==> run B <==
## adaptive_pe
module adaptive_pe #(
    parameter integer MAX_WIDTH = 64,
    parameter integer MAX_ACC_WIDTH = 20   
)(
    input  wire                         clk,
    input  wire                         reset,
    input  wire                         ce,
    input  wire                         accumulate,
    input  wire                         test_mode,
    input  wire [2:0]                   precision_mode,
    input  wire [MAX_WIDTH-1:0]         weight_in,
    input  wire [MAX_WIDTH-1:0]         activation_in,
    input  wire [MAX_WIDTH-1:0]         mask_in,
    output reg  [MAX_ACC_WIDTH-1:0]     accumulated_sum,
    output wire                         clock_gated,
    output wire                         computation_skipped,
    output wire [2:0]                   active_precision   
);
clock: 10.8 ns
lec_check: 0
cap_margin: 20
core_margin: 3
core_utilization: 56
cts_cluster_diameter: 241
gpl_timing_driven: 1
place_density_lb_addon: 0.25
slew_margin: 20
tns_end_percent: 45
run.sh (not shown) runs the stock make flow with config.mk's settings and CLKGATE_MAP_FILE=.
==> run R (differences from run B) <==
- CORE_MARGIN: 3 -> 2
- CORE_UTILIZATION: 56 -> 72
- CTS_CLUSTER_DIAMETER: 241 -> unset
- CTS_CLUSTER_SIZE: unset -> 34
- GPL_TIMING_DRIVEN: 1 -> unset
- PLACE_DENSITY_LB_ADDON: 0.25 -> unset
- TNS_END_PERCENT: 45 -> unset
==> flow/constraint.sdc (replaced) <==
create_clock -name core_clock -period 11.5 [get_ports {clk}]
set_input_delay 2.3000 -clock core_clock [delete_from_list [all_inputs] [get_ports {clk}]]
set_output_delay 2.3000 -clock core_clock [all_outputs]
set_load 0.01 [all_outputs]
==> run M (differences from run B) <==
- CORE_MARGIN: 3 -> 2
- CORE_UTILIZATION: 56 -> 40
- CTS_CLUSTER_DIAMETER: 241 -> 350
- GPL_TIMING_DRIVEN: 1 -> unset
- PLACE_DENSITY_LB_ADDON: 0.25 -> unset
- TNS_END_PERCENT: 45 -> 25
==> flow/constraint.sdc (replaced) <==
create_clock -name core_clock -period 13.0 [get_ports {clk}]
set_input_delay 2.6000 -clock core_clock [delete_from_list [all_inputs] [get_ports {clk}]]
set_output_delay 2.6000 -clock core_clock [all_outputs]
set_load 0.01 [all_outputs]
==> flow_metrics.tcl <==
# collected from the flow reports
set metrics [dict create \
    outcome "finished with violations" \
    violations "setup timing" \
    layout.buffer.nonclock.area_share 0.178 \
    globalRouteTotalUtil 0.462 \
    finalWorstSetupSlack_ns -0.501 \
    setup-violations-final 11 \
    cp_num_buf_inv 3 \
    rsz0062_at_grt "true" \
    critPathLaunch "weight_in[16]" \
    setup.worst_path.class "in2reg" \
    detailroute.wirelength.met2_mm 61.1 \
]
(the above is from run B)
==> flow_metrics.tcl <==
# yosys + openroad results
set metrics [dict create \
    postCtsHoldBufs 0 \
    ys_cells 3489 \
    clock-sinks 20 \
    yosys_register_bits 20 \
    outcome "aborted with a tool error" \
    syn_avg_cell_area_um2 9.82 \
    synthesis.nets 5104 \
    die_h_um 222 \
    globalRouteTotalUtil 0.718 \
    topCellsByArea "sky130_fd_sc_hd__fa_1 (51%), sky130_fd_sc_hd__ha_1 (20%), sky130_fd_sc_hd__inv_1 (13%)" \
    flow.stopped_at "global routing (5_1_grt)" \
    ctsResizeCount 367 \
    firstError "[ERROR GRT-0232] Routing congestion too high. Check the congestion heatmap in the GUI." \
    yosysWarnings 4 \
    top_usage_layer "met2" \
]
(the above is from run R)
==> flow_metrics.tcl <==
# collected from the flow reports
set metrics [dict create \
    outcome "finished clean" \
    critPathLaunch "weight_in[59]" \
    postCtsHoldBufs 0 \
    final-max-slew-violation-count 0 \
    cp_num_buf_inv 6 \
    clock_root_buffer "sky130_fd_sc_hd__clkbuf_16" \
    globalRouteTotalUtil 0.335 \
    detail_route.vias_per_cell 5.04 \
    grt_pass1_wl_mm 201 \
    setup-violations-final 0 \
    setup_total_negative_slack_ns 0 \
    setup.worst_path.class "in2reg" \
    finalNonFillerCells 5027 \
    detailroute.wirelength.met2_mm 62.6 \
    finalWorstSetupSlack_ns 0.327 \
    place_inst 5020 \
    layout.buffer.nonclock.area_share 0.0924 \
]
(the above is from run M)

========
==> 02-17 <==
Starting RTL as in the previous note.
make LEC_CHECK=0 CAP_MARGIN=20 CORE_MARGIN=2 CORE_UTILIZATION=71 CTS_CLUSTER_DIAMETER=227 CTS_CLUSTER_SIZE=75 MAX_ROUTING_LAYER=met4 PLACE_DENSITY_LB_ADDON=0.01 SETUP_SLACK_MARGIN=2.09 SLEW_MARGIN=20 finish   # period 8.38 ns
==> inputs of 06-23, as changes to 02-17 <==
CORE_UTILIZATION = 72   (was 71)
CTS_CLUSTER_DIAMETER = 323   (was 227)
CTS_CLUSTER_SIZE = 41   (was 75)
PLACE_DENSITY_LB_ADDON = not set   (was 0.01)
SETUP_SLACK_MARGIN = not set   (was 2.09)
==> flow/constraint.sdc (replaced) <==
create_clock -name core_clock -period 11.5 [get_ports {clk}]
set_input_delay 2.3000 -clock core_clock [delete_from_list [all_inputs] [get_ports {clk}]]
set_output_delay 2.3000 -clock core_clock [all_outputs]
set_load 0.01 [all_outputs]
==> inputs of 02-16, as changes to 02-17 <==
CORE_UTILIZATION = 66   (was 71)
CTS_CLUSTER_DIAMETER = 241   (was 227)
CTS_CLUSTER_SIZE = 62   (was 75)
GPL_TIMING_DRIVEN = 1   (was not set)
HOLD_SLACK_MARGIN = 0.28   (was not set)
MAX_ROUTING_LAYER = not set   (was met4)
PLACE_DENSITY_LB_ADDON = 0.25   (was 0.01)
SETUP_SLACK_MARGIN = not set   (was 2.09)
TNS_END_PERCENT = 45   (was not set)
==> flow/constraint.sdc (replaced) <==
create_clock -name core_clock -period 10.8 [get_ports {clk}]
set_input_delay 2.1600 -clock core_clock [delete_from_list [all_inputs] [get_ports {clk}]]
set_output_delay 2.1600 -clock core_clock [all_outputs]
set_load 0.01 [all_outputs]
==> results <==
Result of the run: 02-17 aborted with a tool error; 02-16 complete, but fails checks; 06-23 aborted with a tool error
Last stage reached: 02-17 global routing; 02-16 -; 06-23 global routing
Layout check failures: 02-17 -; 02-16 setup timing; 06-23 -
Post-CTS Setup Repair Bufs: 02-17 79; 02-16 60; 06-23 50
Number of sinks handled by clock tree synthesis: 02-17 20; 02-16 20; 06-23 20
XORs/XNORs by Area: 02-17 1.252%; 02-16 1.252%; 06-23 1.252%
Area fraction in compound gates after synthesis: 02-17 2.808%; 02-16 2.808%; 06-23 2.808%
Dpl cells: 02-17 4936; 02-16 4996; 06-23 4849
Total CTS buffers: 02-17 3; 02-16 3; 06-23 3
Max-area cell share: 02-17 50.77%; 02-16 50.77%; 06-23 50.77%
Core Box Area: 02-17 0.04765 mm2; 02-16 0.05130 mm2; 06-23 0.04675 mm2
Std-Cell Rows: 02-17 80; 02-16 83; 06-23 79
Cell Area, Placed: 02-17 0.04225 mm2; 02-16 0.04197 mm2; 06-23 0.04130 mm2
CTS Root Buffer Type: 02-17 sky130_fd_sc_hd__clkbuf_16; 02-16 sky130_fd_sc_hd__clkbuf_16; 06-23 sky130_fd_sc_hd__clkbuf_16
Number of standard cells after synthesis: 02-17 3489; 02-16 3489; 06-23 3489
Chip Width: 02-17 223.7 um; 02-16 231.9 um; 06-23 222.2 um
FFs w/ async S/R, synth: 02-17 100.0%; 02-16 100.0%; 06-23 100.0%
Die outline height: 02-17 223.7 um; 02-16 231.9 um; 06-23 222.2 um
Worst setup slack after placement: 02-17 -3316 ps; 02-16 -1609 ps; 06-23 -1087 ps
Weighted congestion at the end of routability-driven global placement: 02-17 1.279; 02-16 1.171; 06-23 1.287
Core utilization before placement: 02-17 71.92%; 02-16 66.80%; 06-23 73.29%
YS chip area: 02-17 0.03427 mm2; 02-16 0.03427 mm2; 06-23 0.03427 mm2
Most popular library cell in the synthesized design by count: 02-17 sky130_fd_sc_hd__inv_1; 02-16 sky130_fd_sc_hd__inv_1; 06-23 sky130_fd_sc_hd__inv_1
Post-DP HPWL: 02-17 129.7 mm; 02-16 131.1 mm; 06-23 124.6 mm
Die area: 02-17 0.05004 mm2; 02-16 0.05376 mm2; 06-23 0.04936 mm2
Number of gates given a new drive strength after cts: 02-17 723; 02-16 469; 06-23 367
